## mult_top
module mult_top(
	input 							clk, 
	input							rst_n,
	input							pipe_flush,
	input 			[32-1:0] 	mcand,
	input 			[32-1:0] 	mplier,
	input 			[4:0]	 		func,
	output logic 	[32-1:0] 	result
);
	localparam [4:0] ALU_ADD    = 5'h00;
	localparam [4:0] ALU_MUL    = 5'h0a;
	localparam [4:0] ALU_MULH   = 5'h0b;
	localparam [4:0] ALU_MULHSU = 5'h0c;
	localparam [4:0] ALU_MULHU  = 5'h0d;
	logic [32-1:0] mcand_in, mplier_in;
    logic signed [32-1:0] signed_mcand_in, signed_mplier_in;
    logic [2*32-1:0] product_out;
	logic signed [2*32-1:0] signed_product_out;
	logic [4:0] func_d0;
	logic [4:0] func_d1;
	assign mcand_in = mcand;
    assign mplier_in = mplier;
    assign signed_mcand_in = mcand;
    assign signed_mplier_in = mplier;
	always@(posedge clk or negedge rst_n) begin 
		if(~rst_n)begin 
			func_d0 <= ALU_ADD;
			func_d1 <= ALU_ADD;
		end
		else if(pipe_flush)begin
			func_d0 <= ALU_ADD;
			func_d1 <= ALU_ADD;
		end
		else begin
			func_d0 <= func;
			func_d1 <= func_d0;
		end
	end
    always_comb begin
        case(func_d1)
            ALU_MUL:	begin
            	result = signed_product_out[32-1:0];
            end    
            ALU_MULH:	begin
            	result = signed_product_out[2*32-1:32];
            end   
            ALU_MULHSU:	begin
            	result = product_out[2*32-1:32];
            end
            ALU_MULHU:	begin
            	result = product_out[2*32-1:32];
            end  
            default:	begin
            	result = 32'hfacebeec;   
            end    
        endcase
    end
	mult u_mult_signed(
		.clk(clk),
		.rst_n(rst_n),
		.pipe_flush(pipe_flush),
  ...
Size in the first run: ~9200 cells after synthesis, about 200 flip-flops, about 100 I/O pins, ~78000 sq um of cells after synthesis.
clock: 18.0 ns
lec_check: 0
abc_area: 1
cap_margin: 30
cell_pad_in_sites_detail_placement: 2
cell_pad_in_sites_global_placement: 0
core_margin: 2
core_utilization: 42
cts_cluster_diameter: 260
gpl_routability_driven: 0
gpl_timing_driven: 1
max_routing_layer: met4
place_density_lb_addon: 0.21
setup_slack_margin: 2.29
slew_margin: 20
tns_end_percent: 35
run.sh (not shown) runs the stock make flow with config.mk's settings and CLKGATE_MAP_FILE=.
The baseline did not get past 5_1_grt.
==> next run, changes <==
CELL_PAD_IN_SITES_DETAIL_PLACEMENT = 0   (was 2)
CORE_MARGIN = 10   (was 2)
CORE_UTILIZATION = 64   (was 42)
SLEW_MARGIN = 25   (was 20)
Now the flow completed with no timing, DRC or antenna violations.
Synthesized area does not change.
Die size fell by 28%.
Synthesized cell count is unchanged.
==> next run, changes <==
ABC_AREA = unset   (was 1)
CAP_MARGIN = 20   (was 30)
CELL_PAD_IN_SITES_DETAIL_PLACEMENT = unset   (was 0)
CELL_PAD_IN_SITES_GLOBAL_PLACEMENT = unset   (was 0)
CORE_MARGIN = 2   (was 10)
CORE_UTILIZATION = 59   (was 64)
CTS_CLUSTER_DIAMETER = unset   (was 260)
GPL_ROUTABILITY_DRIVEN = unset   (was 0)
GPL_TIMING_DRIVEN = unset   (was 1)
MAX_ROUTING_LAYER = unset   (was met4)
PLACE_DENSITY_LB_ADDON = unset   (was 0.21)
SETUP_SLACK_MARGIN = unset   (was 2.29)
SLEW_MARGIN = 20   (was 25)
TNS_END_PERCENT = unset   (was 35)
clock period = 12.2 ns   (was 18.0 ns; I/O delays follow)
The new run completed without violations.
Setup slack got worse by 5.3 ns.
Design area fell by 3.3%.
==> next run, changes <==
CORE_ASPECT_RATIO = 0.89   (was unset)
CORE_UTILIZATION = 40   (was 59)
MAX_ROUTING_LAYER = met4   (was unset)
PLACE_DENSITY_LB_ADDON = 0.29   (was unset)
clock period = 13.0 ns   (was 12.2 ns; I/O delays follow)
Non-clock buffer count came out lower by 35.

---

The RTL this note starts from:
==> flow/design.v <==
`timescale 1ns/100ps
module mult(
	input 			clk,				
	input 			rst_n,				
	input 			pipe_flush,				
	input 	[63:0] 	a,				
	input 	[63:0] 	b,				
	output 	[63:0] 	result				
);
	wire [63:0] result_tmp;
	reg [63:0] pipe_reg_0;
	reg [63:0] pipe_reg_1;
	assign result_tmp = a*b;
	assign result = pipe_reg_1;
	always@(posedge clk or negedge rst_n) begin
		if(~rst_n) begin
			pipe_reg_0 <= 0;
			pipe_reg_1 <= 0;
		end
		else if(pipe_flush) begin
			pipe_reg_0 <= 0;
			pipe_reg_1 <= 0;
		end
		else begin
			pipe_reg_0 <= result_tmp;
			pipe_reg_1 <= pipe_reg_0;
		end
	end
endmodule  
`timescale 1ns/100ps
module mult_top(
	input 							clk, 
	input							rst_n,
	input							pipe_flush,
	input 			[32-1:0] 	mcand,
	input 			[32-1:0] 	mplier,
	input 			[4:0]	 		func,
	output logic 	[32-1:0] 	result
);
	localparam [4:0] ALU_ADD    = 5'h00;
	localparam [4:0] ALU_MUL    = 5'h0a;
	localparam [4:0] ALU_MULH   = 5'h0b;
	localparam [4:0] ALU_MULHSU = 5'h0c;
	localparam [4:0] ALU_MULHU  = 5'h0d;
	logic [32-1:0] mcand_in, mplier_in;
    logic signed [32-1:0] signed_mcand_in, signed_mplier_in;
    logic [2*32-1:0] product_out;
	logic signed [2*32-1:0] signed_product_out;
	logic [4:0] func_d0;
	logic [4:0] func_d1;
	assign mcand_in = mcand;
    assign mplier_in = mplier;
    assign signed_mcand_in = mcand;
    assign signed_mplier_in = mplier;
	always@(posedge clk or negedge rst_n) begin 
		if(~rst_n)begin 
			func_d0 <= ALU_ADD;
			func_d1 <= ALU_ADD;
		end
		else if(pipe_flush)begin
			func_d0 <= ALU_ADD;
			func_d1 <= ALU_ADD;
		end
		else begin
			func_d0 <= func;
			func_d1 <= func_d0;
		end
	end
    always_comb begin
        case(func_d1)
            ALU_MUL:	begin
            	result = signed_product_out[32-1:0];
            end    
            ALU_MULH:	begin
            	result = signed_product_out[2*32-1:32];
            end   
            ALU_MULHSU:	begin
            	result = product_out[2*32-1:32];
            end
            ALU_MULHU:	begin
            	result = product_out[2*32-1:32];
            end  
            default:	begin
            	result = 32'hfacebeec;   
            end    
        endcase
    end
	mult u_mult_signed(
		.clk(clk),
		.rst_n(rst_n),
		.pipe_flush(pipe_flush),
		.a({{32{signed_mcand_in[31]}},signed_mcand_in}),
		.b({{32{signed_mplier_in[31]}},signed_mplier_in}),
		.result(signed_product_out)
	);
	mult u_mult_unsigned(
		.clk(clk),
		.rst_n(rst_n),
		.pipe_flush(pipe_flush),
		.a({{32{mcand_in[31] & (func == ALU_MULHSU)}},mcand_in}),
		.b({32'b0,mplier_in}),
		.result(product_out)
	);
endmodule
make LEC_CHECK=0 CAP_MARGIN=25 CORE_MARGIN=2 CORE_UTILIZATION=68 CTS_CLUSTER_SIZE=37 MAX_ROUTING_LAYER=met4 PLACE_DENSITY=0.66 SLEW_MARGIN=20 finish   # period 8.84 ns
The starting point reached the layout checks and failed them: setup timing.
==> next run, changes <==
- CAP_MARGIN: 25 -> 20
- CORE_UTILIZATION: 68 -> 67
- CTS_CLUSTER_SIZE: 37 -> unset
- MAX_ROUTING_LAYER: met4 -> unset
- PLACE_DENSITY: 0.66 -> unset
- clock period: 8.84 -> 11.0 ns (I/O delays scaled with it)
Effect: This time the run completed with no timing, DRC or antenna violations. Design area drops by 14%. Via count drops by 14%. First-iteration DRC count drops by 42%. Wire length drops by 20%. Sequential share of layout area climbs by 0.91 points. Hold slack stays flat.

---

## v55
Starts from the design.v that is shown in full above.
clock: 8.68 ns
lec_check: 0
cap_margin: 20
core_margin: 2
core_utilization: 71
cts_cluster_size: 33
setup_slack_margin: 2.47
slew_margin: 20
For v55, the flow was terminated by a tool error in 5_1_grt and produced no final design.
[inputs] v33 vs v55
- setting PLACE_DENSITY_LB_ADDON to 0.3 for the first time
- removing CTS_CLUSTER_SIZE (formerly 33)
- setting CTS_CLUSTER_DIAMETER to 28 for the first time
- changing CORE_UTILIZATION from 71 to 72
- removing SETUP_SLACK_MARGIN (formerly 2.47)
- changing the clock period (ns, I/O delays scaled along) from 8.68 to 11.0
[summary]
- Relative to v55, the area of placed instances of v33 is lower by 0.0093 mm^2.
- On worst slack after detailed placement, v55 loses to v33.
- v33 completed end to end with timing, DRC and antenna clean.
- Diff v55 -> v33: overall die area shows a reduction of 1.4%; horizontal die dimension shows a reduction of 0.69%.
- v55 → v33: post-cts gate resize count moved down; number of sinks driven by the clock tree stayed essentially flat; detailed placement HPWL shows a reduction of about 14%; synthesized-area fraction occupied by xor and xnor cells barely changed.
- Reported for v55 and v33, number of buffers on the longest clock path turned out identical to the last digit.
Edits applied to the flow inputs when going from v33 to v21:
- CORE_UTILIZATION changed from 72 to 40
- CTS_CLUSTER_DIAMETER removed (was 28)
- PLACE_DENSITY_LB_ADDON removed (was 0.3)
- the clock period (ns, I/O delays scaled along) changed from 11.0 to 13.0
## What came out
v21 packs its core more loosely than v33.
Cmp v21 vs v33: critical path depth lower in v21
For the non-filler instance count after layout, v21 came in 1008 higher than v33 did.
--- input diff v21..v13 ---
- CTS_CLUSTER_SIZE: unset -> 100
- TNS_END_PERCENT: unset -> 45
- CORE_UTILIZATION: 40 -> 72
- the clock period (ns, I/O delays scaled along): 13.0 -> 7.34
==> comparison <==
- v21: full flow OK, the timing, DRC and antenna checks passed
- v13 | ERROR | 5_1_grt
- Taking v21 as the reference, in v13 global placer's final weighted congestion increased by 0.071 relative to the old numbers, area of the core region saw a decrease, basic-gate share of the synthesized area counting and, or, nand and nor cells closely matched the old numbers, total die area lost 44%.
- Comparing v13 and v21, die outline height is lower on v13.
- Between v13 and v21, placed wire-length estimate is higher for v13, v21 comes in under that.
- v13 vs. v21: number of buffers added to fix hold violations after cts shows no meaningful change; synthesized netlist net count comparable; placement row count now smaller; number of gates given a new drive strength after cts went up by 878.

---

exp/lagoon:
// mult_top: RTL as listed in full above, without the edits since
==> flow/config.mk <==
export PLATFORM = sky130hd
export DESIGN_NAME = mult_top
export DESIGN_NICKNAME = mult_top
export VERILOG_FILES = /design/flow/design.v
export SDC_FILE = /design/flow/constraint.sdc
export NUM_CORES = 4
export LEC_CHECK = 0
export ABC_AREA = 1
export CAP_MARGIN = 20
export CELL_PAD_IN_SITES_GLOBAL_PLACEMENT = 0
export CORE_ASPECT_RATIO = 0.89
export CORE_MARGIN = 2
export CORE_UTILIZATION = 50
export GPL_ROUTABILITY_DRIVEN = 0
export GPL_TIMING_DRIVEN = 0
export MAX_ROUTING_LAYER = met5
export MIN_ROUTING_LAYER = met1
export PLACE_DENSITY_LB_ADDON = 0.02
export SETUP_SLACK_MARGIN = 2.2
export SLEW_MARGIN = 10
==> flow/constraint.sdc <==
create_clock -name core_clock -period 10.0 [get_ports {clk}]
set_input_delay 2.0000 -clock core_clock [delete_from_list [all_inputs] [get_ports {clk}]]
set_output_delay 2.0000 -clock core_clock [all_outputs]
set_load 0.01 [all_outputs]
The following lists how exp/amber was set up differently from exp/lagoon:
- a change of SETUP_SLACK_MARGIN from 2.2 to -0.25
- a deleted MAX_ROUTING_LAYER that had been met5
- a deleted CELL_PAD_IN_SITES_GLOBAL_PLACEMENT that had been 0
- a change of SLEW_MARGIN from 10 to 20
- a deleted ABC_AREA that had been 1
- a deleted CORE_ASPECT_RATIO that had been 0.89
- a deleted GPL_TIMING_DRIVEN that had been 0
- a deleted GPL_ROUTABILITY_DRIVEN that had been 0
- a deleted MIN_ROUTING_LAYER that had been met1
- a deleted PLACE_DENSITY_LB_ADDON that had been 0.02
- a change of CORE_UTILIZATION from 50 to 68
- a change of the clock period (ns, I/O delays scaled along) from 10.0 to 8.68
## What came out
From exp/lagoon to exp/amber the numbers moved as follows: multi-input logic cell count fell about 14%; longest individual stage delay on the worst path moved down; inserted tap cell count decreased by 29% relative to the old numbers.
exp/lagoon reached the end of the flow, and the finished layout is clean on the timing, DRC and antenna checks.
To summarise exp/amber: no stage aborted, but the layout did not pass its checks, failing on negative setup slack.
Setup changes, exp/amber to exp/ember
- removing SETUP_SLACK_MARGIN (formerly -0.25)
- changing CORE_UTILIZATION from 68 to 40
- changing the clock period (ns, I/O delays scaled along) from 8.68 to 12.2
==> results <==
- exp/ember ran to completion and came out clean on the timing, DRC and antenna checks.
- From exp/amber to exp/ember the numbers moved as follows: area of the multi-input gates shrank by 3.2%; clock tree buffer count of the final layout picked up an extra 9.
- Diff exp/amber -> exp/ember | total CTS buffers | increase of 4
- exp/amber vs exp/ember, slowest stage cell on the critical path: fa_1 vs clkdlybuf4s50_1
- Wire length, exp/amber and exp/ember: lower on exp/ember
diff inputs: exp/ember => exp/tundra
- CTS_CLUSTER_SIZE now 57, previously not set
- CORE_UTILIZATION now 63, was 40
- the clock period (ns, I/O delays scaled along) now 10.5, was 12.2
Findings:
- exp/tundra finished all stages; the layout is clean.
- Against exp/ember, exp/tundra comes in 18 points higher on met1 track utilization from global routing.
- Diff exp/ember -> exp/tundra: first-iteration DRC count went up 747, relative area change from synthesis to final layout went up 1.2 points, via count of the first global-routing pass went up about 0.65%.
- Summary of exp/tundra over exp/ember: utilization after layout up 26 points; net count of the finished layout up 200.
- Against exp/ember, exp/tundra comes in 6 higher on maximum fanout along the worst path.
- Taking exp/ember as the reference, in exp/tundra critical path depth went up about 3.6%, data required time of the worst path went down 1720 ps, multi-input combinational area share went down 0.82 points.
> inputs changed (exp/tundra -> exp/zinc)
- swapping 63 for 66 in CORE_UTILIZATION
- swapping 10.5 for 9.24 in the clock period (ns, I/O delays scaled along)
exp/zinc finished every stage; the final checks, however, were not passed, the failures being negative setup slack.
As far as multiplexer share of the synthesized area goes, exp/tundra and exp/zinc are indistinguishable; the numbers are identical.
Diff exp/tundra -> exp/zinc: worst-case setup margin in the final layout shows a reduction of 410 ps, global routing met3 resource utilization shows an increase of 4.6 points, required arrival time at the worst endpoint shows a reduction of 1250 ps.
exp/zinc reports its endpoint of the worst setup timing path as u_mult_unsigned.pipe_reg_0[57] while exp/tundra reports u_mult_unsigned.pipe_reg_0[61].
exp/zinc vs exp/tundra, instance count: exp/zinc higher
Placer congestion estimate of exp/zinc falls short of that of exp/tundra by a few percent.
Of exp/tundra and exp/zinc, the lower placeable core area belongs to exp/zinc.
The following lists how exp/willow was set up differently from exp/zinc:
- CTS_CLUSTER_SIZE no longer set, was 57
- CORE_UTILIZATION now 72, was 66
- MAX_ROUTING_LAYER now met4, previously not set
- PLACE_DENSITY_LB_ADDON now 0.01, previously not set
- the clock period (ns, I/O delays scaled along) now 8.84, was 9.24
==> results <==
exp/willow did not run to completion, as it errored out during global routing. Net count entering floorplan delta (exp/zinc -> exp/willow): insignificant. exp/willow against exp/zinc: count of pins on the block boundary essentially unchanged; buffers inserted during post-CTS setup optimization increased 180%. Going from exp/zinc to exp/willow, number of resized instances in the post-cts repair step now larger, number of cells produced by synthesis comparable, deepest clock path buffer count comparable. Looking at chip width, exp/willow sits about 4% below exp/zinc. Lower placement row count goes to exp/willow over exp/zinc.

---

// mult_top: RTL as listed in full above, without the edits since
clock: 8.84 ns
lec_check: 0
cap_margin: 25
core_margin: 2
core_utilization: 72
cts_cluster_size: 37
max_routing_layer: met4
place_density: 0.66
setup_slack_margin: -0.69
slew_margin: 20
The starting point finished with setup timing left.
Then changed:
CAP_MARGIN = 20   (was 25)
CORE_UTILIZATION = 68   (was 72)
PLACE_DENSITY = not set   (was 0.66)
SETUP_SLACK_MARGIN = not set   (was -0.69)
Result:
- The changed run completed, yet does not pass: setup timing
- cell area came out higher by 4.2%
- clock skew hardly moves
- synthesized cell count stays the same
- global-route usage drops by 1.3 points
Then changed:
CAP_MARGIN = 25   (was 20)
CORE_UTILIZATION = 72   (was 68)
PLACE_DENSITY = 0.66   (was not set)
SETUP_SLACK_MARGIN = 2.55   (was not set)
With this change the flow died in global routing. Die size drops by about 5.5%. Synthesized area stays the same. Synthesized cell count does not change.
Then changed:
CAP_MARGIN = 20   (was 25)
CTS_CLUSTER_SIZE = not set   (was 37)
PLACE_DENSITY = not set   (was 0.66)
PLACE_DENSITY_LB_ADDON = 0.01   (was not set)
SETUP_SLACK_MARGIN = not set   (was 2.55)
clock period = 10.5 ns   (was 8.84 ns; I/O delays follow)
Outcome: The changed run finished with timing, DRC and antenna clean; die area is unchanged; area after synthesis is unchanged; synthesized cell count is unchanged.
